==> design/flow/run.sh <==
#!/bin/bash
# the make line also repeats each setting of config.mk as NAME=value (left out here)
make -C /OpenROAD-flow-scripts/flow DESIGN_CONFIG=/design/flow/config.mk WORK_HOME=/design/flow/orfs CLKGATE_MAP_FILE= finish
==> design/flow/design.v <==
module control(
    input logic [6:0]op_cc, 
    input logic [2:0]fun3_c, 
    input logic [6:0]fun7_c, 
    input logic calu_br, 
    output logic cmem_wr, 
    output logic cbr, 
    output logic cmem_rd, 
    output logic creg_wr, 
    output logic cmem_reg, 
    output logic [5:0] calu_op, 
    output logic [2:0] cop_a, 
    output logic cop_b, 
    output logic i_type,  
    output logic r_type,
    output logic s_type,
    output logic sb_type,
    output logic u_type,
    output logic uj_type
);
    localparam  
                R_TYPE = 7'b0110011 , 
                R_TYPEW = 7'b0111011 , 
                I_TYPEL = 7'b0000011 , 
                I_TYPE = 7'b0010011 , 
                I_TYPEW = 7'b0011011 , 
                I_TYPEJ = 7'b1100111 , 
                I_TYPEE = 7'b1100111 , 
                S_TYPE = 7'b0100011 , 
                SB_TYPE = 7'b1100011 , 
                U_TYPE = 7'b0010111 , 
                UJ_TYPE = 7'b1101111 ; 
    assign creg_wr = ( (op_cc == R_TYPE) | (op_cc == R_TYPEW) | (op_cc == I_TYPE) | (op_cc == I_TYPEW)
                        | (op_cc == I_TYPEJ) | (op_cc == I_TYPEL) | (op_cc == U_TYPE) | (op_cc == UJ_TYPE)
                        | (op_cc == 7'h37)  
                      ) ? 1'b1 : 1'b0 ;
    assign cop_a = ( (op_cc == R_TYPE) | (op_cc == R_TYPEW) | (op_cc == I_TYPE) | (op_cc == I_TYPEW) | (op_cc == I_TYPEJ)
                        | (op_cc == I_TYPEL) | (op_cc == SB_TYPE)
                    ) ? 1'b1 : 1'b0 ;
    assign cop_b = ( (op_cc == R_TYPE) | (op_cc == R_TYPEW) | (op_cc == SB_TYPE) | (op_cc == S_TYPE)
                    ) ? 1'b1 : 1'b0 ;
    assign cmem_wr = (op_cc == S_TYPE) ? 1'b1 : 1'b0 ;
    assign cmem_rd = (op_cc == I_TYPEL) ? 1'b1 : 1'b0 ;
    assign cmem_reg = (op_cc == I_TYPEL) ? 1'b1 : 1'b0 ;
    assign cbr = (op_cc == SB_TYPE) && (calu_br == 1'b1) ? 1'b1 : 1'b0 ;
    assign i_type = ( (op_cc == I_TYPE) | (op_cc == I_TYPEE) | (op_cc == I_TYPEJ) | (op_cc == I_TYPEL)
                     | (op_cc == I_TYPEW) ) ? 1'b1 : 1'b0 ; 
    assign r_type = ( (op_cc == R_TYPE) | (op_cc == R_TYPEW) ) ? 1'b1 : 1'b0 ;
    assign s_type = (op_cc == S_TYPE) ? 1'b1 : 1'b0 ;
    assign sb_type = (op_cc == SB_TYPE) ? 1'b1 : 1'b0 ;
    assign u_type = (op_cc == U_TYPE) ? 1'b1 : 1'b0 ;
    assign uj_type = (op_cc == UJ_TYPE) ? 1'b1 : 1'b0 ;
    assign calu_op =   ((op_cc == 7'h03) && (fun3_c == 3'h0)) ? 6'd1 :  
                       ((op_cc == 7'h03) && (fun3_c == 3'h1)) ? 6'd2 :   
                       ((op_cc == 7'h03) && (fun3_c == 3'h2)) ? 6'd3 :   
                       ((op_cc == 7'h03) && (fun3_c == 3'h3)) ? 6'd4 :   
                       ((op_cc == 7'h03) && (fun3_c == 3'h4)) ? 6'd5 :   
                       ((op_cc == 7'h03) && (fun3_c == 3'h5)) ? 6'd6 :   
                       ((op_cc == 7'h03) && (fun3_c == 3'h6)) ? 6'd7 :   
                       ((op_cc == 7'h13) && (fun3_c == 3'h0)) ? 6'd8 :   
                       ((op_cc == 7'h13) && (fun3_c == 3'h1) && (fun7_c == 7'h0)) ? 6'd9 :   
                       ((op_cc == 7'h13) && (fun3_c == 3'h2)) ? 6'd10 :   
                       ((op_cc == 7'h13) && (fun3_c == 3'h3)) ? 6'd11 :   
                       ((op_cc == 7'h13) && (fun3_c == 3'h4)) ? 6'd12 :   
                       ((op_cc == 7'h13) && (fun3_c == 3'h5) && (fun7_c == 7'h00)) ? 6'd13 :   
                       ((op_cc == 7'h13) && (fun3_c == 3'h5) && (fun7_c == 7'h20)) ? 6'd14 :   
                       ((op_cc == 7'h13) && (fun3_c == 3'h6)) ? 6'd15 :   
                       ((op_cc == 7'h13) && (fun3_c == 3'h7)) ? 6'd16 :   
                       ((op_cc == 7'h17)) ? 6'd17 :   
                       ((op_cc == 7'h23) && (fun3_c == 3'h0)) ? 6'd18 :   
                       ((op_cc == 7'h23) && (fun3_c == 3'h1)) ? 6'd19 :   
                       ((op_cc == 7'h23) && (fun3_c == 3'h2)) ? 6'd20 :   
                       ((op_cc == 7'h23) && (fun3_c == 3'h3)) ? 6'd21 :   
                       ((op_cc == 7'h33) && (fun3_c == 3'h0) && (fun7_c == 7'h00)) ? 6'd22 :   
                       ((op_cc == 7'h33) && (fun3_c == 3'h0) && (fun7_c == 7'h20)) ? 6'd23 :   
                       ((op_cc == 7'h33) && (fun3_c == 3'h1) && (fun7_c == 7'h00)) ? 6'd24 :   
                       ((op_cc == 7'h33) && (fun3_c == 3'h2) && (fun7_c == 7'h00)) ? 6'd25 :   
                       ((op_cc == 7'h33) && (fun3_c == 3'h3) && (fun7_c == 7'h00)) ? 6'd26 :   
                       ((op_cc == 7'h33) && (fun3_c == 3'h4) && (fun7_c == 7'h00)) ? 6'd27 :   
                       ((op_cc == 7'h33) && (fun3_c == 3'h5) && (fun7_c == 7'h00)) ? 6'd28 :   
                       ((op_cc == 7'h33) && (fun3_c == 3'h5) && (fun7_c == 7'h20)) ? 6'd29 :   
                       ((op_cc == 7'h33) && (fun3_c == 3'h6) && (fun7_c == 7'h00)) ? 6'd30 :   
                       ((op_cc == 7'h33) && (fun3_c == 3'h7) && (fun7_c == 7'h00)) ? 6'd31 :   
                       ((op_cc == 7'h37)) ? 6'd32 :   
                       ((op_cc == 7'h63) && (fun3_c == 3'h0)) ? 6'd33 :   
                       ((op_cc == 7'h63) && (fun3_c == 3'h1)) ? 6'd34 :   
                       ((op_cc == 7'h63) && (fun3_c == 3'h4)) ? 6'd35 :   
                       ((op_cc == 7'h63) && (fun3_c == 3'h5)) ? 6'd36 :   
                       ((op_cc == 7'h63) && (fun3_c == 3'h6)) ? 6'd37 :   
                       ((op_cc == 7'h63) && (fun3_c == 3'h7)) ? 6'd38 :   
                       ((op_cc == 7'h67) && (fun3_c == 3'h0)) ? 6'd39 :   
                       ((op_cc == 7'h6F)) ? 6'd40 : 6'd0 ;  
endmodule
module imm_gen(
        input logic [31:0] instr,  
        output logic [31:0] imm  
    );
    always_comb begin
        imm = 32'd0;
        if (instr[6:0] == 7'h03 || instr[6:0] == 7'h13 || instr[6:0] == 7'h1B || instr[6:0] == 7'h67 || instr[6:0] == 7'h73)begin  
            imm = {{20{instr[31]}}, {instr [31:20]}};
        end
        else if (instr[6:0] == 7'h23)begin  
            imm = { {20{instr[31]}}, {instr [31:25],instr [11:7]}};
        end
        else if (instr[6:0] == 7'h63)begin  
            imm = { {19{instr[31]}},instr[31],instr[7],instr [30:25] ,instr[11:8],1'b0 };
        end
        else if (instr[6:0] == 7'h17 || instr[6:0] == 7'h37)begin  
            imm = {instr[31:12],12'b0};
        end
        else if (instr[6:0] == 7'h6F)begin  
            imm = { {11{instr[31]}}, instr[31], instr[19:12], instr[20], instr[30:21], 1'b0};
        end
    end
endmodule
module alu(
    input logic clk,
    input logic rst,  
    input logic [31:0] aop_a,
    input logic [31:0] aop_b,
    input logic [31:0] aimm,
    input logic [5:0] alu_op,
    input logic [31:0] apc,
    output logic cond,  
    output logic branch,
    output logic [31:0] result
);
always_comb begin
    cond = 1'b0;
    if (alu_op ==  6'd33)begin  
        if (aop_a == aop_b)begin
            cond = 1'b1;
        end 
    end
    if (alu_op ==  6'd34)begin  
        if (aop_a != aop_b)begin
            cond = 1'b1;
        end 
    end
    if (alu_op == 6'd35)begin  
        if ($signed(aop_a) < $signed(aop_b))begin
            cond = 1'b1;
        end 
    end
    if (alu_op == 6'd36)begin  
        if ($signed(aop_a) >= $signed(aop_b))begin
            cond = 1'b1;
        end     
    end
    if ($unsigned(alu_op) == $unsigned(6'd37))begin  
        if (aop_a < aop_b)begin
            cond = 1'b1;
        end 
    end
    if ($unsigned(alu_op) ==  $unsigned(6'd38))begin  
        if (aop_a >= aop_b)begin
            cond = 1'b1;
        end 
    end
end
always_ff @(posedge clk) begin
    if (rst == 1'b1)begin
        result <= 32'd0;
        branch <= 1'b0;
    end
    else begin
    branch <= cond;
    if (alu_op ==  6'd1)begin  
        result <= aop_a + aimm;
    end
    if (alu_op ==  6'd2)begin  
        result <= aop_a + aimm;
    end
    if (alu_op ==  6'd3)begin  
        result <= aop_a + aimm;
    end
    if (alu_op ==  6'd4)begin  
        result <= aop_a + aimm;
    end
    if (alu_op ==  6'd5)begin  
        result <= aop_a + aimm;
    end
    if (alu_op ==  6'd6)begin  
        result <= aop_a + aimm;
    end
    if (alu_op ==  6'd7)begin  
        result <= aop_a + aimm;
    end
    if (alu_op ==  6'd8)begin  
        result <= aop_a + aimm;
    end
    if (alu_op ==  6'd9)begin  
        result <= aop_a << aimm[4:0];
    end
    if (alu_op ==  6'd10)begin  
        result <= $signed(aop_a) < $signed(aimm) ? 32'd1 : 32'd0;
    end
    if ($unsigned(alu_op) == $unsigned(6'd11))begin  
        result <= aop_a < aimm ? 32'd1 : 32'd0;
    end
    if (alu_op ==  6'd12)begin  
        result <= aop_a ^ aimm;
    end
    if (alu_op ==  6'd13)begin  
        result <= aop_a >> aimm[4:0];
    end
    if (alu_op ==  6'd14)begin  
        result <= $signed(aop_a) >>> aimm[4:0];
    end
    if (alu_op ==  6'd15)begin  
        result <= aop_a | aimm;
    end
    if (alu_op ==  6'd16)begin  
        result <= aop_a & aimm;
    end
    if (alu_op ==  6'd17)begin  
        result <= apc + aimm;
    end
    if (alu_op ==  6'd18)begin  
        result <= aop_a + aimm;
    end
    if (alu_op ==  6'd19)begin  
        result <= aop_a + aimm;
    end
    if (alu_op ==  6'd20)begin  
        result <= aop_a + aimm;
    end
    if (alu_op ==  6'd21)begin  
        result <= aop_a + aimm;
    end
    if (alu_op ==  6'd22)begin  
        result <= aop_a + aop_b;
    end
    if (alu_op ==  6'd23)begin  
        result <= aop_a - aop_b;
    end
    if (alu_op ==  6'd24)begin  
        result <= aop_a << aop_b[4:0];
    end
    if (alu_op ==  6'd25)begin  
        result <= $signed(aop_a) < $signed(aop_b) ? 32'd1 : 32'd0;
    end
    if ($unsigned(alu_op) ==  $unsigned(6'd26))begin  
        result <= aop_a < aop_b ? 32'd1 : 32'd0;
    end
    if (alu_op ==  6'd27)begin  
        result <= aop_a ^ aop_b;
    end
    if (alu_op ==  6'd28)begin  
        result <= aop_a >> aop_b[4:0];
    end
    if (alu_op ==  6'd29)begin  
        result <= $signed(aop_a) >>> aop_b[4:0];
    end
    if (alu_op ==  6'd30)begin  
        result <= aop_a | aop_b;
    end
    if (alu_op ==  6'd31)begin  
        result <= aop_a & aop_b;
    end
    if (alu_op ==  6'd32)begin  
        result <= aimm;
    end
    if (alu_op ==  6'd39)begin  
        result <= apc + 32'd4;
    end
    if (alu_op ==  6'd40)begin  
        result <= apc + 32'd4;
    end
    end
end
endmodule
module ifu(
    input logic ibranch,  
    input logic i_typej,  
    input logic sb_type,  
    input logic uj_type,  
    input logic [31:0] iop_a,  
    input logic [31:0] imm,
    input logic [31:0] pci,  
    input logic clk, 
    input logic rst,  
    output logic [31:0] pc  
);
always_ff @(posedge clk) begin
    if (rst == 1'b1)begin
    pc <= 32'd0;
    end
    else if (sb_type == 1'b1 && ibranch == 1'b1)begin  
    pc <= pci + imm;
    end
    else if (i_typej == 1'b1)begin  
    pc <= (iop_a + imm) & 32'hFFFF_FFFE;
    end
    else if (uj_type == 1'b1)begin  
    pc <= pci + imm;
    end
    else begin
        pc <= pci + 32'd4;
    end
end
endmodule
module bolt_exec(
    input logic clk,
    input logic rst,  
    input logic [31:0] instr,  
    input logic [31:0] rs1,  
    input logic [31:0] rs2,  
    input logic [31:0] pc,  
    output logic [31:0] result,  
    output logic [31:0] next_pc,  
    output logic branch,  
    output logic reg_wr,  
    output logic mem_wr,  
    output logic mem_rd  
);
    logic cmem_wr, cbr, cmem_rd, creg_wr, cmem_reg, cop_b;
    logic [2:0] cop_a;
    logic [5:0] calu_op;
    logic i_type, r_type, s_type, sb_type, u_type, uj_type;
    logic [31:0] imm;
    logic cond;
    control u_control (
        .op_cc(instr[6:0]), .fun3_c(instr[14:12]), .fun7_c(instr[31:25]), .calu_br(cond),
        .cmem_wr(cmem_wr), .cbr(cbr), .cmem_rd(cmem_rd), .creg_wr(creg_wr), .cmem_reg(cmem_reg),
        .calu_op(calu_op), .cop_a(cop_a), .cop_b(cop_b),
        .i_type(i_type), .r_type(r_type), .s_type(s_type), .sb_type(sb_type), .u_type(u_type),
        .uj_type(uj_type)
    );
    imm_gen u_imm_gen (.instr(instr), .imm(imm));
    alu u_alu (
        .clk(clk), .rst(rst), .aop_a(rs1), .aop_b(rs2), .aimm(imm), .alu_op(calu_op), .apc(pc),
        .cond(cond), .branch(branch), .result(result)
    );
    ifu u_ifu (
        .ibranch(cbr), .i_typej(calu_op == 6'd39), .sb_type(sb_type), .uj_type(calu_op == 6'd40),
        .iop_a(rs1), .imm(imm), .pci(pc), .clk(clk), .rst(rst), .pc(next_pc)
    );
    always_ff @(posedge clk) begin
        if (rst == 1'b1)begin
            reg_wr <= 1'b0;
            mem_wr <= 1'b0;
            mem_rd <= 1'b0;
        end
        else begin
            reg_wr <= creg_wr;
            mem_wr <= cmem_wr;
            mem_rd <= cmem_rd;
        end
    end
endmodule
==> design/flow/config.mk <==
export PLATFORM = sky130hd
export DESIGN_NAME = bolt_exec
export DESIGN_NICKNAME = bolt_exec
export VERILOG_FILES = /design/flow/design.v
export SDC_FILE = /design/flow/constraint.sdc
export NUM_CORES = 4
export LEC_CHECK = 0
export ABC_AREA = 1
export CAP_MARGIN = 0
export CORE_MARGIN = 2
export CORE_UTILIZATION = 72
export CTS_CLUSTER_DIAMETER = 387
export CTS_CLUSTER_SIZE = 91
export PLACE_DENSITY = 0.37
export SETUP_SLACK_MARGIN = 0.5
export SLEW_MARGIN = 20
export TNS_END_PERCENT = 5
==> design/flow/constraint.sdc <==
create_clock -name core_clock -period 2.29 [get_ports {clk}]
set_input_delay 0.4580 -clock core_clock [delete_from_list [all_inputs] [get_ports {clk}]]
set_output_delay 0.4580 -clock core_clock [all_outputs]
set_load 0.01 [all_outputs]
==> qor.csv, run 1 <==
stage,metric,value,unit
logic_synthesis,# Cells Yosys,4678,
logic_synthesis,Post-synth regs,68,
logic_synthesis,synth unique cells,52,
floorplanning,row cnt,67,
logic_synthesis,ys async rst share,0,%
logic_synthesis,Syn Area/Cell,5.21,um^2
logic_synthesis,synth warn,4,
logic_synthesis,chip area line of the yosys report,24400,um^2
logic_synthesis,top post-synthesis cells by count,"1590 x nand2_1, 554 x inv_1, 489 x nand3_1",
logic_synthesis,"Seq/Total Area, Yosys",5.58,%
run_status,tool error,"[ERROR DPL-0038] Utilization greater than 100%, impossible to legalize",
run_status,status,did not finish,
floorplanning,die width,188,um
logic_synthesis,"EDFF count, synth",0,
logic_synthesis,syn_nets,5055,
floorplanning,chip area,35400,um^2
logic_synthesis,Synth top cell by count,nand2_1,
logic_synthesis,"Compound Share, Synth",19.7,%
place,IO buf count,197,
logic_synthesis,Largest logic family,simple AND/OR/NAND/NOR gates,
floorplanning,IO Count,198,
place,Routability Congestion,1.43,
floorplanning,Die Y,188,um
logic_synthesis,post-synth top area cell,nand2_1,
logic_synthesis,Mapped Area,24400,um^2
logic_synthesis,"XOR Share, Synth",4.31,%
logic_synthesis,adder share,12.8,%
logic_synthesis,main flop type,dfxtp_1,
logic_synthesis,share of the synthesized area in the top cell type,24.5,%
logic_synthesis,"mux frac, synth",0,%
run_status,Last stage,detailed placement,
logic_synthesis,Gate Count Post-Synth,4678,
floorplanning,core region area,33400,um^2
floorplanning,fp util,72.9,%
logic_synthesis,"Simple Share, Synth",44.0,%
logic_synthesis,Largest cells by area,"nand2_1 24%, ha_1 12%, nand3_1 10%",
==> metrics by stage <==
step | instance area, um^2 | std cells | power (mW) | TNS, ps | setup WS, ps
after floorplan | 24900 | 4678 | 3.97 | -89240 | -1630
after global placement | 35200 | 6215 | 7.00 | -165990 | -3030
==> run 2, diff against run 1 <==
ABC_AREA = not set   (was 1)
CAP_MARGIN = 20   (was 0)
CORE_UTILIZATION = 58   (was 72)
CTS_CLUSTER_DIAMETER = not set   (was 387)
CTS_CLUSTER_SIZE = not set   (was 91)
PLACE_DENSITY = not set   (was 0.37)
SETUP_SLACK_MARGIN = 1.49   (was 0.5)
TNS_END_PERCENT = 100   (was 5)
clock period = 7.99 ns   (was 2.29 ns; I/O delays follow)
==> qor.csv, run 2 <==
stage,metric,value,unit
global_routing,total grt overflow,207,
logic_synthesis,"Compound Share, Synth",41.4,%
logic_synthesis,synth warn,4,
logic_synthesis,synth unique cells,112,
place,IO buf count,197,
logic_synthesis,adder share,12.3,%
logic_synthesis,post-synth top area cell,ha_1,
floorplanning,fp util,58.7,%
floorplanning,IO Count,198,
logic_synthesis,share of the synthesized area in the top cell type,12.0,%
logic_synthesis,syn_nets,4212,
logic_synthesis,Post-synth regs,68,
global_routing,GRT Overall Usage,78.4,%
logic_synthesis,"EDFF count, synth",0,
run_status,tool error,[ERROR GRT-0116] Global routing finished with congestion. Check the congestion regions in the DRC Viewer.,
logic_synthesis,Synth top cell by count,a21oi_1,
logic_synthesis,Largest logic family,AND-OR/OR-AND gates,
floorplanning,core region area,43100,um^2
logic_synthesis,main flop type,dfxtp_1,
cts,CTS Hold Bufs,0,
logic_synthesis,# Cells Yosys,3835,
cts,Num CTS Buffers,9,
run_status,Last stage,global routing,
logic_synthesis,chip area line of the yosys report,25300,um^2
logic_synthesis,"mux frac, synth",4.54,%
logic_synthesis,"Seq/Total Area, Yosys",5.39,%
place,Place WS,380,ps
floorplanning,chip area,45300,um^2
floorplanning,Die Y,213,um
logic_synthesis,Syn Area/Cell,6.59,um^2
floorplanning,die width,213,um
logic_synthesis,Mapped Area,25300,um^2
cts,maximum root-to-sink buffer count,2,
cts,CTS sink count,68,
run_status,status,did not finish,
floorplanning,row cnt,76,
logic_synthesis,Gate Count Post-Synth,3835,
place,HPWL Detailed,124000,um
logic_synthesis,Largest cells by area,"ha_1 12%, a21oi_1 7.6%, dfxtp_1 5.4%",
logic_synthesis,"XOR Share, Synth",4.09,%
cts,CTS root buf,clkbuf_16,
cts,H-tree depth,3,
place,Routability Congestion,1.43,
logic_synthesis,top post-synthesis cells by count,"386 x a21oi_1, 358 x nand2_1, 349 x nor2_1",
logic_synthesis,ys async rst share,0,%
logic_synthesis,"Simple Share, Synth",24.6,%
## run 2: stage by stage
stage / hold slack (ps) / cells / total power, mW / instance area (um^2)
3_5_place_dp: 520 / 4511 / 1.77 / 28300
2_1_floorplan: 503 / 3835 / 1.19 / 25300
4_1_cts: 540 / 4530 / 2.26 / 28700
3_3_place_gp: 519 / 4511 / 1.75 / 28300
## run 2: layer usage
| metal | track usage [%] | GRT overflow |
|---|---|---|
| met4 | 72.8 | 105 |
| met5 | 39.6 | 3 |
| met2 | 90.4 | 91 |
| met3 | 66.4 | 6 |
| met1 | 81.4 | 2 |
## run 2: timing repair
action	in CTS
pin swaps	2
setup buffers	3
endpoints found under the hold margin	0
cloned	0
endpoints found under the setup margin	45
resized	24
==> run 3, diff against run 2 <==
CORE_ASPECT_RATIO = 0.5   (was not set)
CORE_MARGIN = 9   (was 2)
CORE_UTILIZATION = 28   (was 58)
PLACE_DENSITY_LB_ADDON = 0.14   (was not set)
SETUP_SLACK_MARGIN = 0.5   (was 1.49)
TNS_END_PERCENT = not set   (was 100)
clock period = 6.5 ns   (was 7.99 ns; I/O delays follow)
==> qor.csv, run 3 <==
stage,metric,value,unit
floorplanning,Die Y,230,um
power,sequential power,0.482,mW
global_routing,met3 GRT Util,33.4,%
critical_path,Critical Path Stages,16,
sta,RSZ-0062 raised after global routing,true,
cts,CTS tree,yes,
floorplanning,die width,443,um
cts,CTS root buf,clkbuf_16,
critical_path,CP top delay family,simple AND/OR/NAND/NOR gates,
critical_path,worst-path cell chain,clkdlybuf4s50_1 > nor4_4 > and4_2 > buf_4 > nand3_2 > nand3_4 > mux4_2 > mux2_2 > o221ai_1 > buf_4 > o211ai_1 > o311ai_1 > a21oi_1 > o21ai_0 > buf_4 > a211oi_1,
final_layout,Final Instance Count excl. Fillers,5839,
critical_path,Critical Path Most Common Cell,buf_4,
sta,hold slack,540,ps
logic_synthesis,"XOR Share, Synth",4.09,%
critical_path,reg2reg path depth,4,
logic_synthesis,adder share,12.3,%
cts,CTS sink count,68,
flow_run,max-capacitance violation count,0,
global_routing,GRT Overall Usage,47.3,%
detailed_routing,drt drc,0,
critical_path,crit-path max FO,12,
power,Combinational Power Share,70.2,%
global_routing,vias in the first global route,36804,
power,peak supply drop,0.139,mV
detailed_routing,via/cell ratio,7.13,
logic_synthesis,chip area line of the yosys report,25300,um^2
detailed_routing,final antenna-violating net count,0,
sta,Tmin final,6170,ps
critical_path,Worst setup startpoint,instr[29],
final_layout,Final Cell Area,35300,um^2
critical_path,crit end category,flop,
sta,final max-slew violation count,0,
power,Net Switching,2.04,mW
sta,Clock Skew,0,ps
floorplanning,row cnt,77,
logic_synthesis,top post-synthesis cells by count,"386 x a21oi_1, 358 x nand2_1, 349 x nor2_1",
logic_synthesis,Syn Area/Cell,6.59,um^2
sta,Rel. slew slack,12.1,%
power,Clk. pwr,0.624,mW
flow_run,tool warnings,175,
global_routing,largest net degree at the start of global routing,51,
logic_synthesis,ys async rst share,0,%
critical_path,r2r endpoint,u_alu.result[24],
logic_synthesis,# Cells Yosys,3835,
sta,Worst Tran Pin Value,1310,ps
logic_synthesis,Gate Count Post-Synth,3835,
logic_synthesis,"EDFF count, synth",0,
logic_synthesis,Largest logic family,AND-OR/OR-AND gates,
logic_synthesis,main flop type,dfxtp_1,
final_layout,fin util,39.7,%
final_layout,Final #Nets,4984,
power,top power group,combinational cells,
logic_synthesis,post-synth top area cell,ha_1,
global_routing,most used routing layer,met1,
critical_path,Worst Setup EP,u_alu.result[13],
global_routing,first-pass GRT wire length,336000,um
power,Sequential Power Share,13.0,%
place,Routability Congestion,1.21,
detailed_routing,router iterations before antenna repair,7,
min_path,hold depth,2,
detailed_routing,routed wire length,259000,um
min_path,worst min-delay path category,flop to flop,
critical_path,CP arrival,6450,ps
critical_path,r2r setup slk,5020,ps
power,combinational power,2.61,mW
power,sw frac,54.9,%
power,Clk pwr share,16.8,%
detailed_routing,wire length per cell,44.4,um
floorplanning,chip area,102000,um^2
cts,Num CTS Buffers,9,
detailed_routing,Iter 0 DRT Violations,8012,
power,Leak,15.4,nW
floorplanning,core region area,88900,um^2
logic_synthesis,synth unique cells,112,
logic_synthesis,"Simple Share, Synth",24.6,%
logic_synthesis,synth warn,4,
place,placed inst area,34300,um^2
place,Post-Place Cells,5766,
critical_path,Critical Path Source Type,input port,
critical_path,"Req. time, crit path",6780,ps
logic_synthesis,Post-synth regs,68,
global_routing,met2 Use GR,57.4,%
critical_path,R2R Path Start,u_alu.result[24],
critical_path,CP max stage delay,760,ps
cts,clock-pin slew on the worst setup and hold paths,90,ps
critical_path,Critical Setup Path Class,input port to flop,
logic_synthesis,Largest cells by area,"ha_1 12%, a21oi_1 7.6%, dfxtp_1 5.4%",
critical_path,crit path buf inv count,4,
logic_synthesis,"mux frac, synth",4.54,%
global_routing,total grt overflow,0,
logic_synthesis,Mapped Area,25300,um^2
cts,clock latency (worst-skew pair),420,ps
run_status,status,no timing/DRC/antenna violations,
floorplanning,IO Count,198,
sta,fmax,162,MHz
cts,H-tree depth,3,
floorplanning,fp util,28.4,%
place,IO buf count,197,
global_routing,initial antenna violation count,35,
sta,Fin. Hold Viols,0,
sta,crit share post-route,94.9,%
logic_synthesis,"Seq/Total Area, Yosys",5.39,%
min_path,hold path endpoint,u_alu.result[8],
sta,# setup viols final,0,
logic_synthesis,share of the synthesized area in the top cell type,12.0,%
power,Internal Pwr Total,1.67,mW
logic_synthesis,syn_nets,4212,
min_path,Hold Crit Start,u_alu.result[8],
place,HPWL Detailed,211000,um
critical_path,CP max stage cell,nor4_4,
detailed_routing,routed via count,41645,
logic_synthesis,Synth top cell by count,a21oi_1,
global_routing,routing usage on met1,61.7,%
final_layout,"Area growth, synth to finish",39.9,%
cts,maximum root-to-sink buffer count,2,
power,pwr/cell area,105,nW/um^2
logic_synthesis,"Compound Share, Synth",41.4,%
==> run 3: cell type report <==
| class | instances | area [um^2] |
|---|---|---|
| clock buffer | 10 | 239 |
| sequential | 68 | 1360 |
| inverter | 159 | 601 |
| multi-input combinational | 3298 | 22600 |
| tap | 1185 | 1480 |
| fill | 9569 | 53600 |
| timing repair buffer | 1071 | 8880 |
| clock inverter | 6 | 68.8 |
| antenna | 42 | 105 |
==> run 3: layer usage <==
metal | routed length (um) | vias to the layer above
met5 | 663 | -
met4 | 12800 | 36
met3 | 50300 | 817
met2 | 88400 | 4017
met1 | 107000 | 20596
li1 | - | 16179
==> run 3: stage by stage <==
step	setup WS [ps]	power, mW	TNS, ps
2_1_floorplan	978	1.46	0
3_3_place_gp	-476	2.84	-2040
3_5_place_dp	-546	2.83	-2580
4_1_cts	466	3.47	0
5_1_grt	348	3.71	0
6_report	330	3.71	0
==> run 3: what timing repair did <==
action | CTS | global route
hold buffers | 0 | 0
endpoints found under the setup margin | 21 | 55
gates resized | 26 | 107
buffers inserted | 3 | 12
pin swaps | 8 | 30
==> run 4, diff against run 3 <==
ABC_AREA = 1   (was not set)
CAP_MARGIN = 40   (was 20)
CELL_PAD_IN_SITES_DETAIL_PLACEMENT = 1   (was not set)
CELL_PAD_IN_SITES_GLOBAL_PLACEMENT = 1   (was not set)
CORE_ASPECT_RATIO = not set   (was 0.5)
CORE_MARGIN = 2   (was 9)
CORE_UTILIZATION = 60   (was 28)
CTS_CLUSTER_DIAMETER = 185   (was not set)
CTS_CLUSTER_SIZE = 22   (was not set)
GPL_TIMING_DRIVEN = 0   (was not set)
MAX_ROUTING_LAYER = met4   (was not set)
MIN_ROUTING_LAYER = met2   (was not set)
PLACE_DENSITY = 0.48   (was not set)
PLACE_DENSITY_LB_ADDON = not set   (was 0.14)
TNS_END_PERCENT = 20   (was not set)
clock period = 6.54 ns   (was 6.5 ns; I/O delays follow)
==> qor.csv, run 4 <==
stage,metric,value,unit
logic_synthesis,"EDFF count, synth",0,
logic_synthesis,synth unique cells,52,
floorplanning,fp util,61.1,%
floorplanning,die width,206,um
logic_synthesis,top post-synthesis cells by count,"1590 x nand2_1, 554 x inv_1, 489 x nand3_1",
run_status,Last stage,global placement without I/O,
floorplanning,chip area,42300,um^2
logic_synthesis,Mapped Area,24400,um^2
logic_synthesis,ys async rst share,0,%
run_status,tool error,[ERROR GPL-0301] Utilization 101.823 % exceeds 100%.,
floorplanning,Die Y,206,um
logic_synthesis,share of the synthesized area in the top cell type,24.5,%
logic_synthesis,Largest cells by area,"nand2_1 24%, ha_1 12%, nand3_1 10%",
logic_synthesis,Gate Count Post-Synth,4678,
logic_synthesis,post-synth top area cell,nand2_1,
floorplanning,core region area,39900,um^2
logic_synthesis,Syn Area/Cell,5.21,um^2
logic_synthesis,Post-synth regs,68,
logic_synthesis,main flop type,dfxtp_1,
logic_synthesis,"Simple Share, Synth",44.0,%
logic_synthesis,Largest logic family,simple AND/OR/NAND/NOR gates,
logic_synthesis,"Seq/Total Area, Yosys",5.58,%
logic_synthesis,syn_nets,5055,
logic_synthesis,"XOR Share, Synth",4.31,%
logic_synthesis,Synth top cell by count,nand2_1,
logic_synthesis,"Compound Share, Synth",19.7,%
logic_synthesis,adder share,12.8,%
logic_synthesis,"mux frac, synth",0,%
logic_synthesis,chip area line of the yosys report,24400,um^2
floorplanning,row cnt,73,
logic_synthesis,synth warn,4,
logic_synthesis,# Cells Yosys,4678,
run_status,status,did not finish,
==> run 5, diff against run 4 <==
ABC_AREA = not set   (was 1)
CAP_MARGIN = 20   (was 40)
CELL_PAD_IN_SITES_DETAIL_PLACEMENT = not set   (was 1)
CELL_PAD_IN_SITES_GLOBAL_PLACEMENT = not set   (was 1)
CORE_UTILIZATION = 28   (was 60)
CTS_CLUSTER_DIAMETER = not set   (was 185)
CTS_CLUSTER_SIZE = not set   (was 22)
GPL_TIMING_DRIVEN = not set   (was 0)
MAX_ROUTING_LAYER = not set   (was met4)
MIN_ROUTING_LAYER = not set   (was met2)
PLACE_DENSITY = not set   (was 0.48)
SETUP_SLACK_MARGIN = 0.28   (was 0.5)
TNS_END_PERCENT = not set   (was 20)
clock period = 6.11 ns   (was 6.54 ns; I/O delays follow)
==> qor.csv, run 5 <==
stage,metric,value,unit
run_status,status,no timing/DRC/antenna violations,
critical_path,Critical Path Source Type,input port,
place,IO buf count,197,
power,peak supply drop,0.141,mV
logic_synthesis,Mapped Area,25300,um^2
critical_path,crit path buf inv count,8,
cts,CTS tree,yes,
sta,Fin. Hold Viols,0,
final_layout,"Area growth, synth to finish",40.8,%
detailed_routing,via/cell ratio,6.77,
floorplanning,fp util,28.2,%
critical_path,Critical Setup Path Class,input port to flop,
detailed_routing,routed via count,39642,
cts,maximum root-to-sink buffer count,2,
sta,fmax,169,MHz
logic_synthesis,adder share,12.3,%
sta,Clock Skew,0,ps
critical_path,reg2reg path depth,4,
logic_synthesis,top post-synthesis cells by count,"386 x a21oi_1, 358 x nand2_1, 349 x nor2_1",
logic_synthesis,Syn Area/Cell,6.59,um^2
place,Routability Congestion,1.17,
logic_synthesis,"EDFF count, synth",0,
logic_synthesis,Largest logic family,AND-OR/OR-AND gates,
detailed_routing,wire length per cell,37.6,um
critical_path,r2r setup slk,4730,ps
power,combinational power,2.54,mW
logic_synthesis,main flop type,dfxtp_1,
detailed_routing,drt drc,0,
global_routing,first-pass GRT wire length,296000,um
detailed_routing,Iter 0 DRT Violations,7164,
power,Clk pwr share,18.9,%
global_routing,vias in the first global route,36712,
power,Clk. pwr,0.713,mW
detailed_routing,router iterations before antenna repair,8,
critical_path,CP top delay family,AND-OR/OR-AND gates,
logic_synthesis,syn_nets,4212,
cts,CTS Hold Bufs,0,
logic_synthesis,Synth top cell by count,a21oi_1,
logic_synthesis,Post-synth regs,68,
floorplanning,Die Y,304,um
critical_path,CP max stage delay,830,ps
sta,final max-slew violation count,0,
flow_run,max-capacitance violation count,0,
critical_path,r2r endpoint,u_alu.result[24],
cts,clock latency (worst-skew pair),420,ps
logic_synthesis,synth warn,4,
logic_synthesis,# Cells Yosys,3835,
critical_path,CP arrival,6210,ps
min_path,hold depth,1,
sta,# setup viols final,0,
logic_synthesis,chip area line of the yosys report,25300,um^2
detailed_routing,final antenna-violating net count,0,
critical_path,"Req. time, crit path",6420,ps
power,Leak,15.7,nW
min_path,hold path endpoint,u_alu.result[20],
cts,clock-pin slew on the worst setup and hold paths,80,ps
global_routing,GRT Overall Usage,45.3,%
power,Combinational Power Share,67.5,%
power,Internal Pwr Total,1.87,mW
floorplanning,row cnt,110,
critical_path,crit-path max FO,11,
sta,Tmin final,5910,ps
min_path,Hold Crit Start,u_alu.result[20],
floorplanning,core region area,89700,um^2
logic_synthesis,Gate Count Post-Synth,3835,
logic_synthesis,share of the synthesized area in the top cell type,12.0,%
power,top power group,combinational cells,
critical_path,Critical Path Stages,20,
logic_synthesis,"XOR Share, Synth",4.09,%
logic_synthesis,"Compound Share, Synth",41.4,%
power,Net Switching,1.89,mW
sta,RSZ-0062 raised after global routing,true,
sta,Worst Tran Pin Value,1240,ps
sta,Setup TNS,0,ps
critical_path,Worst Setup EP,u_alu.result[27],
global_routing,total grt overflow,0,
critical_path,worst-path cell chain,clkdlybuf4s50_1 > buf_4 > buf_4 > nor4bb_2 > buf_4 > nand4_2 > buf_4 > nor3_1 > buf_4 > o31ai_1 > and3_1 > a211oi_1 > buf_4 > a21oi_1 > buf_4 > o22ai_1 > nor2_1 > o2111a_1 > o21ai_0 > a31o_2,
power,Sequential Power Share,13.6,%
sta,crit share post-route,96.7,%
logic_synthesis,"Simple Share, Synth",24.6,%
critical_path,R2R Path Start,u_alu.result[24],
floorplanning,IO Count,198,
sta,Rel. slew slack,17.3,%
final_layout,Final #Nets,5038,
critical_path,CP max stage cell,o31ai_1,
global_routing,initial antenna violation count,29,
detailed_routing,routed wire length,220000,um
logic_synthesis,synth unique cells,112,
logic_synthesis,post-synth top area cell,ha_1,
critical_path,crit end category,flop,
power,pwr/cell area,106,nW/um^2
critical_path,Worst setup startpoint,instr[5],
logic_synthesis,ys async rst share,0,%
power,sequential power,0.511,mW
logic_synthesis,Largest cells by area,"ha_1 12%, a21oi_1 7.6%, dfxtp_1 5.4%",
min_path,worst min-delay path category,flop to flop,
flow_run,tool warnings,175,
final_layout,Filler cells,9653,
logic_synthesis,"mux frac, synth",4.54,%
cts,CTS root buf,clkbuf_16,
cts,CTS sink count,68,
power,sw frac,50.3,%
cts,H-tree depth,3,
floorplanning,chip area,92700,um^2
cts,Num CTS Buffers,9,
place,HPWL Detailed,178000,um
logic_synthesis,"Seq/Total Area, Yosys",5.39,%
critical_path,Critical Path Most Common Cell,buf_4,
floorplanning,die width,304,um
power,Pwr Total,3.77,mW
global_routing,largest net degree at the start of global routing,44,
## run 5: per-stage QoR
stage               setup WS [ps]  instance area, um^2  cells  utilization (%)  hold WS, ps
floorplan                     666                25300   3835                -          503
CTS                           226                35200   5837             39.2          520
finish                        203                35600   5854             39.7          513
global placement             -415                34800   5820             38.7          509
detailed placement           -467                34800   5820             38.7          502
global route                  137                35600   5842             39.6          528
## run 5: cell type report
cell class | instances | area (um^2) | share of cell area, %
clock buffer | 9 | 225 | 0.633
timing repair buffer | 1125 | 9310 | 26.2
tap | 1176 | 1470 | 4.13
antenna | 12 | 30.0 | 0.0844
sequential | 68 | 1360 | 3.83
inverter | 159 | 597 | 1.68
clock inverter | 7 | 124 | 0.348
multi-input combinational | 3298 | 22500 | 63.1
## run 5: timing repair
item,in CTS,in global routing
endpoints found under the hold margin,0,0
buffers inserted,1,5
endpoints found under the setup margin,29,47
resized,15,85
pin swaps,1,24
## run 5: metal layers
| metal | share of wire (%) | global-route usage [%] |
|---|---|---|
| met5 | 0.10 | 0 |
| met4 | 8.9 | 31.8 |
| met3 | 16 | 20.3 |
| met2 | 38 | 62.3 |
| met1 | 37 | 55.5 |
==> run 6, diff against run 5 <==
CORE_UTILIZATION = 58   (was 28)
SETUP_SLACK_MARGIN = 1.58   (was 0.28)
clock period = 5.39 ns   (was 6.11 ns; I/O delays follow)
==> qor.csv, run 6 <==
stage,metric,value,unit
floorplanning,row cnt,76,
run_status,tool error,[ERROR GRT-0116] Global routing finished with congestion. Check the congestion regions in the DRC Viewer.,
place,placed inst area,34800,um^2
logic_synthesis,# Cells Yosys,3835,
floorplanning,die width,213,um
floorplanning,Die Y,213,um
logic_synthesis,chip area line of the yosys report,25300,um^2
cts,maximum root-to-sink buffer count,2,
logic_synthesis,"mux frac, synth",4.54,%
floorplanning,IO Count,198,
logic_synthesis,ys async rst share,0,%
place,Post-Place Cells,5268,
logic_synthesis,main flop type,dfxtp_1,
logic_synthesis,adder share,12.3,%
logic_synthesis,"Simple Share, Synth",24.6,%
run_status,Last stage,global routing,
floorplanning,chip area,45300,um^2
logic_synthesis,"Compound Share, Synth",41.4,%
global_routing,total grt overflow,2220,
logic_synthesis,Mapped Area,25300,um^2
floorplanning,core region area,43100,um^2
place,IO buf count,197,
cts,Num CTS Buffers,9,
place,HPWL Detailed,148000,um
cts,CTS Hold Bufs,0,
logic_synthesis,Syn Area/Cell,6.59,um^2
logic_synthesis,share of the synthesized area in the top cell type,12.0,%
cts,CTS root buf,clkbuf_16,
logic_synthesis,Gate Count Post-Synth,3835,
cts,CTS sink count,68,
global_routing,GRT Overall Usage,96.6,%
cts,H-tree depth,3,
logic_synthesis,Synth top cell by count,a21oi_1,
run_status,status,did not finish,
logic_synthesis,"XOR Share, Synth",4.09,%
logic_synthesis,"EDFF count, synth",0,
logic_synthesis,Largest logic family,AND-OR/OR-AND gates,
logic_synthesis,top post-synthesis cells by count,"386 x a21oi_1, 358 x nand2_1, 349 x nor2_1",
place,Place WS,-653,ps
logic_synthesis,Post-synth regs,68,
logic_synthesis,syn_nets,4212,
place,Routability Congestion,1.62,
logic_synthesis,post-synth top area cell,ha_1,
logic_synthesis,synth warn,4,
logic_synthesis,Largest cells by area,"ha_1 12%, a21oi_1 7.6%, dfxtp_1 5.4%",
floorplanning,fp util,58.7,%
logic_synthesis,synth unique cells,112,
logic_synthesis,"Seq/Total Area, Yosys",5.39,%
run 6: timing repair:
item / in CTS
buffers inserted: 111
cloned: 4
resized: 604
pin swaps: 271
endpoints found under the hold margin: 0
setup endpoints to repair: 65
run 6: layer usage:
| metal | global-route usage (%) | GRT overflow |
|---|---|---|
| met1 | 91.4 | 211 |
| met2 | 111 | 1237 |
| met3 | 85.0 | 186 |
| met4 | 103 | 547 |
| met5 | 73.2 | 39 |
run 6: stage by stage:
stage	power, mW	setup TNS [ps]
floorplan	1.82	0
global placement	3.14	-5520
detailed placement	3.20	-12190
CTS	4.21	0
==> run 7, diff against run 6 <==
ABC_AREA = 1   (was not set)
CORE_ASPECT_RATIO = 0.5   (was not set)
CORE_UTILIZATION = 72   (was 58)
CTS_CLUSTER_DIAMETER = 205   (was not set)
CTS_CLUSTER_SIZE = 100   (was not set)
SETUP_SLACK_MARGIN = 0.5   (was 1.58)
TNS_END_PERCENT = 10   (was not set)
clock period = 3.11 ns   (was 5.39 ns; I/O delays follow)
==> qor.csv, run 7 <==
stage,metric,value,unit
run_status,status,did not finish,
run_status,Last stage,detailed placement,
run_status,tool error,"[ERROR DPL-0038] Utilization greater than 100%, impossible to legalize",
logic_synthesis,"XOR Share, Synth",4.31,%
logic_synthesis,synth warn,4,
logic_synthesis,Mapped Area,24400,um^2
floorplanning,chip area,35500,um^2
logic_synthesis,"Compound Share, Synth",19.7,%
logic_synthesis,Synth top cell by count,nand2_1,
logic_synthesis,Gate Count Post-Synth,4678,
floorplanning,fp util,73.4,%
logic_synthesis,synth unique cells,52,
logic_synthesis,Largest cells by area,"nand2_1 24%, ha_1 12%, nand3_1 10%",
logic_synthesis,Syn Area/Cell,5.21,um^2
floorplanning,row cnt,47,
floorplanning,die width,264,um
logic_synthesis,"Seq/Total Area, Yosys",5.58,%
logic_synthesis,"mux frac, synth",0,%
logic_synthesis,chip area line of the yosys report,24400,um^2
logic_synthesis,post-synth top area cell,nand2_1,
floorplanning,core region area,33200,um^2
logic_synthesis,"Simple Share, Synth",44.0,%
logic_synthesis,share of the synthesized area in the top cell type,24.5,%
place,Routability Congestion,1.41,
floorplanning,IO Count,198,
logic_synthesis,ys async rst share,0,%
logic_synthesis,Largest logic family,simple AND/OR/NAND/NOR gates,
floorplanning,Die Y,134,um
place,IO buf count,197,
logic_synthesis,main flop type,dfxtp_1,
logic_synthesis,Post-synth regs,68,
logic_synthesis,"EDFF count, synth",0,
logic_synthesis,top post-synthesis cells by count,"1590 x nand2_1, 554 x inv_1, 489 x nand3_1",
logic_synthesis,syn_nets,5055,
logic_synthesis,adder share,12.8,%
logic_synthesis,# Cells Yosys,4678,
==> run 7: per-stage QoR <==
stage	instances	total power, mW	setup WS (ps)
after floorplan	4678	2.93	-976
after global placement	6229	5.21	-2570
==> run 8, diff against run 7 <==
ABC_AREA = not set   (was 1)
CORE_ASPECT_RATIO = not set   (was 0.5)
CORE_UTILIZATION = 44   (was 72)
CTS_CLUSTER_DIAMETER = not set   (was 205)
CTS_CLUSTER_SIZE = not set   (was 100)
TNS_END_PERCENT = not set   (was 10)
clock period = 3.95 ns   (was 3.11 ns; I/O delays follow)
==> qor.csv, run 8 <==
stage,metric,value,unit
run_status,status,did not finish,
run_status,Last stage,global routing,
run_status,tool error,[ERROR GRT-0232] Routing congestion too high. Check the congestion heatmap in the GUI.,
logic_synthesis,Post-synth regs,68,
cts,Num CTS Buffers,9,
logic_synthesis,synth unique cells,112,
logic_synthesis,"Compound Share, Synth",41.4,%
floorplanning,row cnt,87,
floorplanning,core region area,56600,um^2
logic_synthesis,synth warn,4,
floorplanning,chip area,59400,um^2
logic_synthesis,syn_nets,4212,
logic_synthesis,Largest logic family,AND-OR/OR-AND gates,
place,Place WS,-1770,ps
logic_synthesis,"Seq/Total Area, Yosys",5.39,%
logic_synthesis,Synth top cell by count,a21oi_1,
place,Routability Congestion,1.34,
logic_synthesis,"mux frac, synth",4.54,%
logic_synthesis,post-synth top area cell,ha_1,
logic_synthesis,"XOR Share, Synth",4.09,%
cts,H-tree depth,3,
cts,CTS Hold Bufs,0,
cts,CTS sink count,68,
logic_synthesis,Largest cells by area,"ha_1 12%, a21oi_1 7.6%, dfxtp_1 5.4%",
logic_synthesis,ys async rst share,0,%
logic_synthesis,adder share,12.3,%
logic_synthesis,"EDFF count, synth",0,
place,placed inst area,40300,um^2
global_routing,total grt overflow,6,
cts,maximum root-to-sink buffer count,2,
logic_synthesis,top post-synthesis cells by count,"386 x a21oi_1, 358 x nand2_1, 349 x nor2_1",
place,HPWL Detailed,166000,um
logic_synthesis,chip area line of the yosys report,25300,um^2
place,Post-Place Cells,6092,
logic_synthesis,# Cells Yosys,3835,
place,IO buf count,197,
floorplanning,die width,244,um
logic_synthesis,main flop type,dfxtp_1,
floorplanning,Die Y,244,um
floorplanning,IO Count,198,
floorplanning,fp util,44.7,%
logic_synthesis,share of the synthesized area in the top cell type,12.0,%
logic_synthesis,Gate Count Post-Synth,3835,
cts,CTS root buf,clkbuf_16,
global_routing,GRT Overall Usage,78.9,%
logic_synthesis,Mapped Area,25300,um^2
logic_synthesis,Syn Area/Cell,6.59,um^2
logic_synthesis,"Simple Share, Synth",24.6,%
==> run 8: layer usage <==
metal	GRT overflow	GRT usage (%)
met5	0	33.9
met4	1	74.6
met3	1	67.0
met2	4	91.9
met1	0	81.1
==> run 8: repair_timing <==
action,4_1_cts
pin swaps,276
buffers inserted,90
gates cloned,5
gates resized,683
setup endpoints to repair,65
==> run 9, diff against run 8 <==
CORE_UTILIZATION = 47   (was 44)
HOLD_SLACK_MARGIN = 0.3   (was not set)
SETUP_SLACK_MARGIN = -0.46   (was 0.5)
TNS_END_PERCENT = 5   (was not set)
clock period = 4.5 ns   (was 3.95 ns; I/O delays follow)
==> qor.csv, run 9 <==
stage,metric,value,unit
logic_synthesis,chip area line of the yosys report,25300,um^2
floorplanning,chip area,55600,um^2
logic_synthesis,"mux frac, synth",4.54,%
global_routing,GRT Overall Usage,73.6,%
logic_synthesis,post-synth top area cell,ha_1,
logic_synthesis,# Cells Yosys,3835,
floorplanning,die width,236,um
logic_synthesis,"Compound Share, Synth",41.4,%
logic_synthesis,ys async rst share,0,%
floorplanning,fp util,47.8,%
place,Post-Place Cells,5831,
floorplanning,Die Y,236,um
logic_synthesis,synth warn,4,
floorplanning,core region area,52900,um^2
logic_synthesis,"Simple Share, Synth",24.6,%
global_routing,total grt overflow,1,
logic_synthesis,share of the synthesized area in the top cell type,12.0,%
logic_synthesis,Syn Area/Cell,6.59,um^2
cts,Num CTS Buffers,9,
floorplanning,row cnt,84,
run_status,tool error,[ERROR GRT-0232] Routing congestion too high. Check the congestion heatmap in the GUI.,
logic_synthesis,top post-synthesis cells by count,"386 x a21oi_1, 358 x nand2_1, 349 x nor2_1",
logic_synthesis,"Seq/Total Area, Yosys",5.39,%
place,HPWL Detailed,153000,um
run_status,Last stage,global routing,
logic_synthesis,syn_nets,4212,
floorplanning,IO Count,198,
logic_synthesis,Synth top cell by count,a21oi_1,
logic_synthesis,Largest logic family,AND-OR/OR-AND gates,
logic_synthesis,Largest cells by area,"ha_1 12%, a21oi_1 7.6%, dfxtp_1 5.4%",
logic_synthesis,Mapped Area,25300,um^2
cts,H-tree depth,3,
logic_synthesis,Gate Count Post-Synth,3835,
logic_synthesis,main flop type,dfxtp_1,
cts,CTS sink count,68,
run_status,status,did not finish,
cts,CTS root buf,clkbuf_16,
place,Routability Congestion,1.44,
logic_synthesis,synth unique cells,112,
logic_synthesis,"EDFF count, synth",0,
logic_synthesis,adder share,12.3,%
logic_synthesis,"XOR Share, Synth",4.09,%
place,IO buf count,197,
cts,maximum root-to-sink buffer count,2,
logic_synthesis,Post-synth regs,68,
## run 9: what timing repair did
item | 4_1_cts
pin swaps | 20
endpoints found under the setup margin | 64
hold buffers | 0
resized | 107
setup buffers | 7
## run 9: layer usage
metal / GRT usage, % / GRT overflow
met5: 42.3 / 0
met1: 74.8 / 0
met3: 63.6 / 0
met2: 86.3 / 1
met4: 66.5 / 0
## run 9: stage by stage
step                instance area [um^2]  setup WS [ps]  utilization, %  total power, mW
detailed placement                 38000          -1770            71.9             4.06
floorplan                          25300           -609               -             2.11
global placement                   38000          -1640            71.9             4.00
CTS                                38700           -578            73.2             4.96
==> run 10, diff against run 9 <==
CELL_PAD_IN_SITES_GLOBAL_PLACEMENT = 2   (was not set)
CORE_UTILIZATION = 52   (was 47)
GPL_TIMING_DRIVEN = 0   (was not set)
HOLD_SLACK_MARGIN = not set   (was 0.3)
MAX_ROUTING_LAYER = met4   (was not set)
MIN_ROUTING_LAYER = met2   (was not set)
PLACE_DENSITY = 0.9   (was not set)
SETUP_SLACK_MARGIN = not set   (was -0.46)
TNS_END_PERCENT = 65   (was 5)
clock period = 7.5 ns   (was 4.5 ns; I/O delays follow)
==> qor.csv, run 10 <==
stage,metric,value,unit
logic_synthesis,Post-synth regs,68,
logic_synthesis,Gate Count Post-Synth,3835,
floorplanning,die width,224,um
logic_synthesis,syn_nets,4212,
logic_synthesis,share of the synthesized area in the top cell type,12.0,%
logic_synthesis,"Simple Share, Synth",24.6,%
floorplanning,fp util,52.8,%
logic_synthesis,"EDFF count, synth",0,
logic_synthesis,"XOR Share, Synth",4.09,%
logic_synthesis,chip area line of the yosys report,25300,um^2
logic_synthesis,"Compound Share, Synth",41.4,%
floorplanning,Die Y,224,um
logic_synthesis,# Cells Yosys,3835,
logic_synthesis,Largest logic family,AND-OR/OR-AND gates,
floorplanning,row cnt,80,
logic_synthesis,Syn Area/Cell,6.59,um^2
logic_synthesis,synth warn,4,
logic_synthesis,synth unique cells,112,
logic_synthesis,"Seq/Total Area, Yosys",5.39,%
logic_synthesis,post-synth top area cell,ha_1,
floorplanning,core region area,47800,um^2
run_status,Last stage,global placement without I/O,
logic_synthesis,adder share,12.3,%
floorplanning,chip area,50400,um^2
logic_synthesis,ys async rst share,0,%
logic_synthesis,"mux frac, synth",4.54,%
run_status,tool error,[ERROR GPL-0301] Utilization 102.938 % exceeds 100%.,
logic_synthesis,Mapped Area,25300,um^2
logic_synthesis,Synth top cell by count,a21oi_1,
run_status,status,did not finish,
logic_synthesis,main flop type,dfxtp_1,
logic_synthesis,Largest cells by area,"ha_1 12%, a21oi_1 7.6%, dfxtp_1 5.4%",
logic_synthesis,top post-synthesis cells by count,"386 x a21oi_1, 358 x nand2_1, 349 x nor2_1",
==> run 11, diff against run 10 <==
CELL_PAD_IN_SITES_DETAIL_PLACEMENT = 2   (was not set)
CELL_PAD_IN_SITES_GLOBAL_PLACEMENT = not set   (was 2)
CORE_UTILIZATION = 28   (was 52)
GPL_TIMING_DRIVEN = not set   (was 0)
MIN_ROUTING_LAYER = not set   (was met2)
PLACE_DENSITY = not set   (was 0.9)
PLACE_DENSITY_LB_ADDON = 0.13   (was not set)
SETUP_SLACK_MARGIN = 0.5   (was not set)
TNS_END_PERCENT = not set   (was 65)
clock period = 6.5 ns   (was 7.5 ns; I/O delays follow)
==> qor.csv, run 11 <==
stage,metric,value,unit
logic_synthesis,Syn Area/Cell,6.59,um^2
critical_path,CP max stage delay,840,ps
logic_synthesis,# Cells Yosys,3835,
critical_path,Critical Path Source Type,input port,
power,combinational power,2.52,mW
critical_path,worst-path cell chain,clkdlybuf4s50_1 > nor4_4 > buf_4 > and4_1 > buf_4 > nand2_1 > nand2_1 > buf_4 > a211oi_1 > o32ai_2 > o221a_2 > buf_4 > a21oi_1 > buf_4 > o221ai_1 > a21oi_1 > o21ai_0,
cts,CTS tree,yes,
global_routing,first-pass GRT wire length,343000,um
logic_synthesis,post-synth top area cell,ha_1,
logic_synthesis,syn_nets,4212,
place,Place WS,-683,ps
critical_path,Critical Path Stages,17,
place,IO buf count,197,
detailed_routing,final antenna-violating net count,0,
cts,CTS Hold Bufs,0,
power,sw frac,53.9,%
logic_synthesis,synth warn,4,
detailed_routing,routed via count,40671,
detailed_routing,drt drc,0,
sta,Tmin final,6000,ps
final_layout,fin util,38.9,%
logic_synthesis,adder share,12.3,%
detailed_routing,Iter 0 DRT Violations,6029,
logic_synthesis,ys async rst share,0,%
power,peak supply drop,0.124,mV
sta,fmax,167,MHz
place,HPWL Detailed,210000,um
floorplanning,core region area,89700,um^2
critical_path,Critical Path Most Common Cell,buf_4,
critical_path,crit end category,flop,
power,Clk pwr share,17.0,%
logic_synthesis,"EDFF count, synth",0,
run_status,status,no timing/DRC/antenna violations,
floorplanning,fp util,28.2,%
critical_path,CP arrival,6350,ps
logic_synthesis,top post-synthesis cells by count,"386 x a21oi_1, 358 x nand2_1, 349 x nor2_1",
global_routing,largest net degree at the start of global routing,51,
sta,Fin. Hold Viols,0,
logic_synthesis,"Simple Share, Synth",24.6,%
detailed_routing,router iterations before antenna repair,9,
min_path,hold path endpoint,u_alu.result[20],
power,top power group,combinational cells,
logic_synthesis,Mapped Area,25300,um^2
logic_synthesis,"mux frac, synth",4.54,%
sta,post-route setup slack,498,ps
critical_path,Critical Setup Path Class,input port to flop,
power,Leak,15.2,nW
power,pwr/cell area,104,nW/um^2
logic_synthesis,Gate Count Post-Synth,3835,
logic_synthesis,Largest logic family,AND-OR/OR-AND gates,
min_path,Hold Crit Start,u_alu.result[20],
sta,# setup viols final,0,
logic_synthesis,"Compound Share, Synth",41.4,%
sta,crit share post-route,92.3,%
final_layout,"Area growth, synth to finish",38.1,%
logic_synthesis,share of the synthesized area in the top cell type,12.0,%
logic_synthesis,synth unique cells,112,
power,Net Switching,1.95,mW
cts,clock-pin slew on the worst setup and hold paths,70,ps
sta,Clock Skew,0,ps
global_routing,vias in the first global route,40262,
sta,Rel. slew slack,27.6,%
critical_path,r2r setup slk,5050,ps
critical_path,crit path buf inv count,6,
power,Internal Pwr Total,1.67,mW
logic_synthesis,Largest cells by area,"ha_1 12%, a21oi_1 7.6%, dfxtp_1 5.4%",
logic_synthesis,main flop type,dfxtp_1,
cts,clock latency (worst-skew pair),420,ps
floorplanning,Die Y,304,um
sta,final max-slew violation count,0,
cts,CTS sink count,68,
cts,maximum root-to-sink buffer count,2,
detailed_routing,via/cell ratio,7.04,
critical_path,CP max stage cell,o32ai_2,
logic_synthesis,chip area line of the yosys report,25300,um^2
critical_path,reg2reg path depth,5,
floorplanning,row cnt,110,
critical_path,r2r endpoint,u_alu.result[18],
detailed_routing,routed wire length,256000,um
cts,H-tree depth,3,
logic_synthesis,Post-synth regs,68,
sta,RSZ-0062 raised after global routing,true,
logic_synthesis,Synth top cell by count,a21oi_1,
global_routing,total grt overflow,0,
cts,CTS root buf,clkbuf_16,
floorplanning,IO Count,198,
critical_path,Worst Setup EP,u_alu.result[30],
flow_run,max-capacitance violation count,0,
critical_path,crit-path max FO,13,
final_layout,Final #Nets,4939,
global_routing,GRT Overall Usage,54.5,%
sta,Worst Tran Pin Value,1080,ps
power,Sequential Power Share,13.3,%
critical_path,CP top delay family,AND-OR/OR-AND gates,
min_path,worst min-delay path category,flop to flop,
logic_synthesis,"XOR Share, Synth",4.09,%
global_routing,initial antenna violation count,30,
critical_path,Worst setup startpoint,instr[29],
logic_synthesis,"Seq/Total Area, Yosys",5.39,%
floorplanning,die width,304,um
flow_run,tool warnings,177,
floorplanning,chip area,92700,um^2
detailed_routing,wire length per cell,44.3,um
critical_path,"Req. time, crit path",6840,ps
place,Routability Congestion,1.14,
power,Combinational Power Share,69.7,%
power,Clk. pwr,0.617,mW
critical_path,R2R Path Start,u_alu.result[18],
min_path,hold depth,1,
cts,Num CTS Buffers,9,
power,sequential power,0.482,mW
## run 11: through the flow
stage	cells	setup TNS [ps]	hold WS, ps	area [um^2]	total power [mW]
floorplan	3835	0	503	25300	1.46
global placement	5719	-1800	497	34000	2.78
detailed placement	5719	-3320	494	34000	2.81
CTS	5737	0	510	34500	3.45
global route	5771	0	531	34900	3.65
finish	5779	0	516	34900	3.62
## run 11: cell type report
type / count / area [um^2]
clock inverters: 4 / 47.5
repair buffers: 1026 / 8520
diodes: 36 / 90.1
clock buffers: 12 / 256
well taps: 1176 / 1470
multi-input cells: 3298 / 22600
inverters: 159 / 599
flip-flops and latches: 68 / 1360
fillers: 10797 / 54800
## run 11: per-layer routing
| layer | up-vias | wire length [um] | global-route usage [%] |
|---|---|---|---|
| met5 | - | 0 | - |
| met2 | 3141 | 99600 | 73.8 |
| li1 | 16052 | - | - |
| met3 | 877 | 34800 | 20.0 |
| met1 | 20601 | 100000 | 66.6 |
| met4 | 0 | 21100 | 37.1 |
## run 11: what timing repair did
action | CTS | global route
setup endpoints to repair | 29 | 56
cloned | 0 | 0
pin swaps | 2 | 9
setup buffers | 2 | 6
resized | 29 | 81
==> run 12, diff against run 11 <==
ABC_AREA = 1   (was not set)
CELL_PAD_IN_SITES_DETAIL_PLACEMENT = not set   (was 2)
CORE_UTILIZATION = 72   (was 28)
CTS_CLUSTER_DIAMETER = 400   (was not set)
CTS_CLUSTER_SIZE = 100   (was not set)
MAX_ROUTING_LAYER = not set   (was met4)
PLACE_DENSITY_LB_ADDON = not set   (was 0.13)
SETUP_SLACK_MARGIN = 0.4   (was 0.5)
TNS_END_PERCENT = 10   (was not set)
clock period = 3.78 ns   (was 6.5 ns; I/O delays follow)
==> qor.csv, run 12 <==
stage,metric,value,unit
run_status,Last stage,detailed placement,
logic_synthesis,Largest logic family,simple AND/OR/NAND/NOR gates,
logic_synthesis,main flop type,dfxtp_1,
logic_synthesis,top post-synthesis cells by count,"1590 x nand2_1, 554 x inv_1, 489 x nand3_1",
logic_synthesis,chip area line of the yosys report,24400,um^2
logic_synthesis,ys async rst share,0,%
logic_synthesis,"Seq/Total Area, Yosys",5.58,%
logic_synthesis,synth unique cells,52,
logic_synthesis,"Compound Share, Synth",19.7,%
place,Routability Congestion,1.48,
run_status,tool error,"[ERROR DPL-0038] Utilization greater than 100%, impossible to legalize",
floorplanning,fp util,72.9,%
logic_synthesis,share of the synthesized area in the top cell type,24.5,%
logic_synthesis,Largest cells by area,"nand2_1 24%, ha_1 12%, nand3_1 10%",
logic_synthesis,"mux frac, synth",0,%
logic_synthesis,Gate Count Post-Synth,4678,
logic_synthesis,Mapped Area,24400,um^2
logic_synthesis,Syn Area/Cell,5.21,um^2
floorplanning,row cnt,67,
floorplanning,die width,188,um
run_status,status,did not finish,
logic_synthesis,Post-synth regs,68,
logic_synthesis,# Cells Yosys,4678,
logic_synthesis,"EDFF count, synth",0,
floorplanning,IO Count,198,
logic_synthesis,"XOR Share, Synth",4.31,%
logic_synthesis,Synth top cell by count,nand2_1,
logic_synthesis,adder share,12.8,%
floorplanning,Die Y,188,um
logic_synthesis,post-synth top area cell,nand2_1,
floorplanning,core region area,33400,um^2
floorplanning,chip area,35400,um^2
place,IO buf count,197,
logic_synthesis,syn_nets,5055,
logic_synthesis,"Simple Share, Synth",44.0,%
logic_synthesis,synth warn,4,
==> run 13, diff against run 12 <==
ABC_AREA = not set   (was 1)
CTS_CLUSTER_DIAMETER = 387   (was 400)
CTS_CLUSTER_SIZE = 91   (was 100)
PLACE_DENSITY = 0.37   (was not set)
SETUP_SLACK_MARGIN = 0.84   (was 0.4)
TNS_END_PERCENT = not set   (was 10)
clock period = 2.99 ns   (was 3.78 ns; I/O delays follow)
==> qor.csv, run 13 <==
stage,metric,value,unit
floorplanning,die width,191,um
logic_synthesis,syn_nets,4212,
run_status,Last stage,detailed placement,
logic_synthesis,synth unique cells,112,
logic_synthesis,Largest cells by area,"ha_1 12%, a21oi_1 7.6%, dfxtp_1 5.4%",
logic_synthesis,"mux frac, synth",4.54,%
place,Routability Congestion,1.68,
logic_synthesis,top post-synthesis cells by count,"386 x a21oi_1, 358 x nand2_1, 349 x nor2_1",
logic_synthesis,main flop type,dfxtp_1,
logic_synthesis,Gate Count Post-Synth,3835,
logic_synthesis,Syn Area/Cell,6.59,um^2
logic_synthesis,Synth top cell by count,a21oi_1,
logic_synthesis,post-synth top area cell,ha_1,
place,IO buf count,197,
run_status,status,did not finish,
floorplanning,fp util,73.2,%
logic_synthesis,adder share,12.3,%
logic_synthesis,chip area line of the yosys report,25300,um^2
floorplanning,IO Count,198,
logic_synthesis,"XOR Share, Synth",4.09,%
floorplanning,chip area,36600,um^2
floorplanning,Die Y,191,um
logic_synthesis,synth warn,4,
logic_synthesis,ys async rst share,0,%
logic_synthesis,"Seq/Total Area, Yosys",5.39,%
logic_synthesis,Post-synth regs,68,
logic_synthesis,Mapped Area,25300,um^2
logic_synthesis,"EDFF count, synth",0,
logic_synthesis,# Cells Yosys,3835,
logic_synthesis,"Compound Share, Synth",41.4,%
floorplanning,core region area,34500,um^2
run_status,tool error,"[ERROR DPL-0038] Utilization greater than 100%, impossible to legalize",
floorplanning,row cnt,68,
logic_synthesis,Largest logic family,AND-OR/OR-AND gates,
logic_synthesis,share of the synthesized area in the top cell type,12.0,%
logic_synthesis,"Simple Share, Synth",24.6,%
[run 13: through the flow]
step,cells,cell area (um^2)
floorplan,3835,26200
global placement,5648,38600
Power and IR drop assume default switching activity.
